run 1:
## reciprocal_float
module reciprocal_float(
    input clk, rst,
    input start,
    input [31:0] x,
    output [31:0] out,
    output done, zero_flag
);
    wire loadE, loadM, loadS;
    wire selE, start_cordic;
    wire done_cordic, zero_input;
    reciprocal_float_DP DP (
        .clk(clk),
        .rst(rst),
        .x(x),
        .loadE(loadE),
        .loadM(loadM),
        .loadS(loadS),
        .selE(selE),
        .start_cordic(start_cordic),
        .out(out),
        .done_cordic(done_cordic),
        .zero_flag(zero_input)
    );
    reciprocal_float_CU CU (
        .clk(clk),
        .rst(rst),
        .start(start),
        .done_cordic(done_cordic),
        .zero_input(zero_input),
        .loadE(loadE),
        .loadM(loadM),
        .loadS(loadS),
        .selE(selE),
        .start_cordic(start_cordic),
        .done(done),
        .zero_flag(zero_flag)
    );
endmodule
Size: roughly 1100 cells after synthesis, about 100 flip-flops, about 69 I/O pins, roughly 9200 um2 of cells after synthesis.
Settings: LEC_CHECK=0, CAP_MARGIN=20, CORE_ASPECT_RATIO=0.79, CORE_MARGIN=2, CORE_UTILIZATION=19, CTS_CLUSTER_DIAMETER=22, CTS_CLUSTER_SIZE=10, MAX_ROUTING_LAYER=met5, PLACE_DENSITY=0.65, SETUP_SLACK_MARGIN=3.11, SLEW_MARGIN=20, TNS_END_PERCENT=35; clock period 11.4 ns.
run.sh (not shown) runs the stock make flow with config.mk's settings and CLKGATE_MAP_FILE=.
Setup changes, run 1 to run 2
Settings: a deleted CTS_CLUSTER_SIZE that had been 10; a deleted CTS_CLUSTER_DIAMETER that had been 22; a change of CORE_ASPECT_RATIO from 0.79 to 0.73; a change of CORE_UTILIZATION from 19 to 61; a deleted PLACE_DENSITY that had been 0.65.
Delta (run 2 minus run 1): maximum vdd ir drop increased about 12%, die size decreased 68%, arrival time of data at the critical path endpoint increased 0.03 ns. Run 2 ran to completion and came out clean on the timing, design-rule and antenna checks. In the flow results for run 1 and run 2, the minimum setup slack among reg-to-reg paths is smaller on run 2. Relative to run 1, area growth from synthesis to layout decreased by 5.5 points in run 2. Power per cell area (run 1 / run 2): 0.941. | worst slack at placement | lower: run 1 |.
diff inputs: run 2 => run 3
Settings: a change of TNS_END_PERCENT from 35 to 55; an added ABC_AREA of 1; an added GPL_ROUTABILITY_DRIVEN of 0; an added MIN_ROUTING_LAYER of met2; an added CTS_CLUSTER_SIZE of 47; a change of SLEW_MARGIN from 20 to 25; a change of CORE_ASPECT_RATIO from 0.73 to 1.33; a change of CAP_MARGIN from 20 to 30; a change of CORE_UTILIZATION from 61 to 19; an added PLACE_DENSITY of 0.65; an added GPL_TIMING_DRIVEN of 0.
Notes after the runs:
- Complete run, failing final checks: run 3, reason DRC.
- Compared to run 2, the routing of run 3 uses more wire.
- Total global-route track usage delta for run 3 relative to run 2: 10 points lower
- Leakage power, run 2 and run 3: higher on run 3

========
## oak
Starting RTL as in the previous note.
Settings: LEC_CHECK=0, CAP_MARGIN=20, CORE_MARGIN=2, CORE_UTILIZATION=71, CTS_CLUSTER_DIAMETER=42, PLACE_DENSITY=0.64, SLEW_MARGIN=20; clock period 5.16 ns.
No crash in oak: every stage finished, but the layout fails its final checks due to negative setup slack.
Setup changes, oak to pine
-- flow/config.mk --
<<< oak, line 7
export LEC_CHECK = 0
export CAP_MARGIN = 20
export CORE_MARGIN = 2
export CORE_UTILIZATION = 71
export CTS_CLUSTER_DIAMETER = 42
export PLACE_DENSITY = 0.64
export SLEW_MARGIN = 20
>>> pine, line 7
export LEC_CHECK = 0
export ABC_AREA = 1
export CAP_MARGIN = 20
export CORE_MARGIN = 2
export CORE_UTILIZATION = 66
export PLACE_DENSITY = 0.37
export SLEW_MARGIN = 20
==> flow/constraint.sdc <==
create_clock -name core_clock -period 3.82 [get_ports {clk}]
set_input_delay 0.7640 -clock core_clock [delete_from_list [all_inputs] [get_ports {clk}]]
set_output_delay 0.7640 -clock core_clock [all_outputs]
set_load 0.01 [all_outputs]
## What came out
- pine: it failed during 5_1_grt, and the tool reported GRT-0232.
- Diff oak -> pine | width of the chip | up by a few percent
- pine ended with more floorplan net count than oak.
- Changes observed in pine relative to oak: post-synthesis cell type count now smaller, synthesized area now larger, total die area now larger.
#### Input delta (birch over pine)
-- flow/config.mk --
<<< pine, line 10
export CORE_MARGIN = 2
export CORE_UTILIZATION = 66
export PLACE_DENSITY = 0.37
export SLEW_MARGIN = 20
>>> birch, line 10
export CORE_MARGIN = 2
export CORE_UTILIZATION = 72
export SLEW_MARGIN = 20
==> flow/constraint.sdc <==
create_clock -name core_clock -period 2.0 [get_ports {clk}]
set_input_delay 0.4000 -clock core_clock [delete_from_list [all_inputs] [get_ports {clk}]]
set_output_delay 0.4000 -clock core_clock [all_outputs]
set_load 0.01 [all_outputs]
--- outcome ---
pine and birch: no clean run
No final results exist for birch, since it was stopped by error DPL-0038 during 3_5_place_dp.
As far as flip-flop and latch count after synthesis goes, birch and pine are indistinguishable; the numbers are identical.
When birch is measured against pine, its core region area turns out 9.1% lower.
In birch, vertical die dimension is lower than in pine.
The run showing the smaller width of the chip is birch.
pine and birch ended up with nearly the same post-synthesis chip area from yosys.
Re number of flops mapped to enable cells by yosys: no difference whatsoever between pine and birch.
birch ended up with a higher routability congestion estimate than pine did.
The number of rows created at floorplan of birch is lower than that of pine.
When birch is measured against pine, its floorplan die area turns out about 8% lower.
pine and birch ended up with nearly the same async set-or-reset flop fraction in the synthesized netlist.
Input-level comparison between maple and birch:
-- flow/config.mk --
<<< birch, line 7
export LEC_CHECK = 0
export ABC_AREA = 1
export CAP_MARGIN = 20
export CORE_MARGIN = 2
export CORE_UTILIZATION = 72
export SLEW_MARGIN = 20
>>> maple, line 7
export LEC_CHECK = 0
export CAP_MARGIN = 20
export CORE_MARGIN = 2
export CORE_UTILIZATION = 40
export SLEW_MARGIN = 20
==> flow/constraint.sdc <==
create_clock -name core_clock -period 11.0 [get_ports {clk}]
set_input_delay 2.2000 -clock core_clock [delete_from_list [all_inputs] [get_ports {clk}]]
set_output_delay 2.2000 -clock core_clock [all_outputs]
set_load 0.01 [all_outputs]
[summary]
- maple finished end to end and its layout was clean on timing, DRC and antenna.
- In the flow results for maple and birch, the post-synth area from yosys stat is smaller on maple.
- Sort maple and birch by synthesized cell count, ascending, and maple comes first.
- Vertical die dimension grows by more than a quarter when moving from birch to maple.
- Adder-cell area share of the yosys netlist | maple above birch
- Total of buffers placed on input and output ports: birch vs maple identical

========
Setup of job 1308:
Starting RTL as in the previous note.
## reciprocal_float
module reciprocal_float(
    input clk, rst,
    input start,
    input [31:0] x,
    output [31:0] out,
    output done, zero_flag
);
clock: 11.0 ns
lec_check: 0
cap_margin: 25
cell_pad_in_sites_global_placement: 0
core_aspect_ratio: 0.7
core_margin: 2
core_utilization: 40
gpl_routability_driven: 0
max_routing_layer: met4
min_routing_layer: met2
place_density_lb_addon: 0.08
setup_slack_margin: -0.57
slew_margin: 25
Job 1308 went all the way through the flow, and no timing, DRC or antenna check failed.
Relative to job 1308, the following input files were edited for job 3061:
- a deleted SETUP_SLACK_MARGIN that had been -0.57
- a deleted MIN_ROUTING_LAYER that had been met2
- a deleted CELL_PAD_IN_SITES_GLOBAL_PLACEMENT that had been 0
- a deleted CORE_ASPECT_RATIO that had been 0.7
- a change of CAP_MARGIN from 25 to 20
- a deleted MAX_ROUTING_LAYER that had been met4
- a change of SLEW_MARGIN from 25 to 20
- a deleted PLACE_DENSITY_LB_ADDON that had been 0.08
- a deleted GPL_ROUTABILITY_DRIVEN that had been 0
- a change of the clock period (ns, I/O delays scaled along) from 11.0 to 3.62
--- outcome ---
Every stage of job 3061 finished as expected; the final checks, on the other hand, flagged negative setup slack, which means the layout fails. Diff job 3061..job 1308 | clock skew | negligible. Of job 3061 and job 1308, job 1308 shows the higher antenna cell count, with job 3061 below it. Leakage power, job 3061 vs job 1308: up by more than half. Comparing job 3061 and job 1308, the higher layout overhead on the synthesized area is on job 3061. Job 3061 — non-filler instance count after layout 345 higher, job 1308 as reference. Maximum fanout along the worst path is lower on job 3061.
Changes in job 7702 relative to job 3061:
- the clock period (ns, I/O delays scaled along): 3.62 -> 6.48
Findings:
Job 7702 reached the final stage; the timing, design-rule and antenna checks on its layout passed. DP.Cordic_core.DP.Iter_Count.count[0]$_DFFE_PP0P_ as the startpoint of the worst setup timing path was reported by job 3061, and DP.Cordic_core.DP.Iter_Count.count[1]$_DFFE_PP0P_ by job 7702. Of job 7702 and job 3061, the higher final worst setup slack belongs to job 7702. Between job 7702 and job 3061, the chip area in the Yosys report does not differ in any meaningful way. Summary of the comparison: number of global-route vias before repair is lower in job 7702, relative to job 3061. Job 7702 ends up with higher time the final worst path needs with I/O delays and setup than job 3061 does. Job 7702 against job 3061: power has decreased; proportion of cell area occupied by registers grew by 6.9 points.
Modified inputs, job 6554 compared to job 7702
- CORE_ASPECT_RATIO: unset -> 0.7
- GPL_ROUTABILITY_DRIVEN: unset -> 0
- the clock period (ns, I/O delays scaled along): 6.48 -> 11.0
Between job 7702 and job 6554, the flow reports count of buffers not belonging to the clock network in the layout decreasing by more than 10%.
On maximum number of pins on one net before global-route repair, the lower figure sits with job 7702, not job 6554.
[compare] base=job 7702 new=job 6554: wire length reported by the detailed router -about 1.6%; post-layout instance count excluding filler cells went up 1.3%; tightest slew margin relative to the limit decreased 4.2 points.
Job 7702 → job 6554: design area stayed essentially flat, first-pass GRT wire length saw a decrease, least setup slack across all paths after layout rose by 3.89 ns.
Modified inputs, job 8276 compared to job 6554
- an added CTS_CLUSTER_SIZE of 11
- a deleted GPL_ROUTABILITY_DRIVEN that had been 0
- an added TNS_END_PERCENT of 35
- an added CTS_CLUSTER_DIAMETER of 20
- a change of CORE_MARGIN from 2 to 6
- an added GPL_TIMING_DRIVEN of 0
- a change of CORE_ASPECT_RATIO from 0.7 to 0.5
--- outcome ---
Delta (job 8276 minus job 6554): achievable frequency went down by 1.7%; wire length of the first global-routing pass went up by 14%; total power went down by about 1.3%; first-iteration detailed-routing DRC count went down by about 8%. Job 8276: path length in cells of the critical path is 5 higher than what job 6554 reported. Comparing the two runs side by side, job 8276 comes out behind job 6554 on wire length reported by the detailed router. Job 8276: initial cell density of the core 0.92 points above job 6554. Summary of job 8276 over job 6554: overall routing resource usage roughly the same, sum of routed wire segments on met1 now larger, internal power shows a reduction of about 3%, chip height -12 µm.
Power figures rest on the tool's default switching activity, not on a simulated workload.
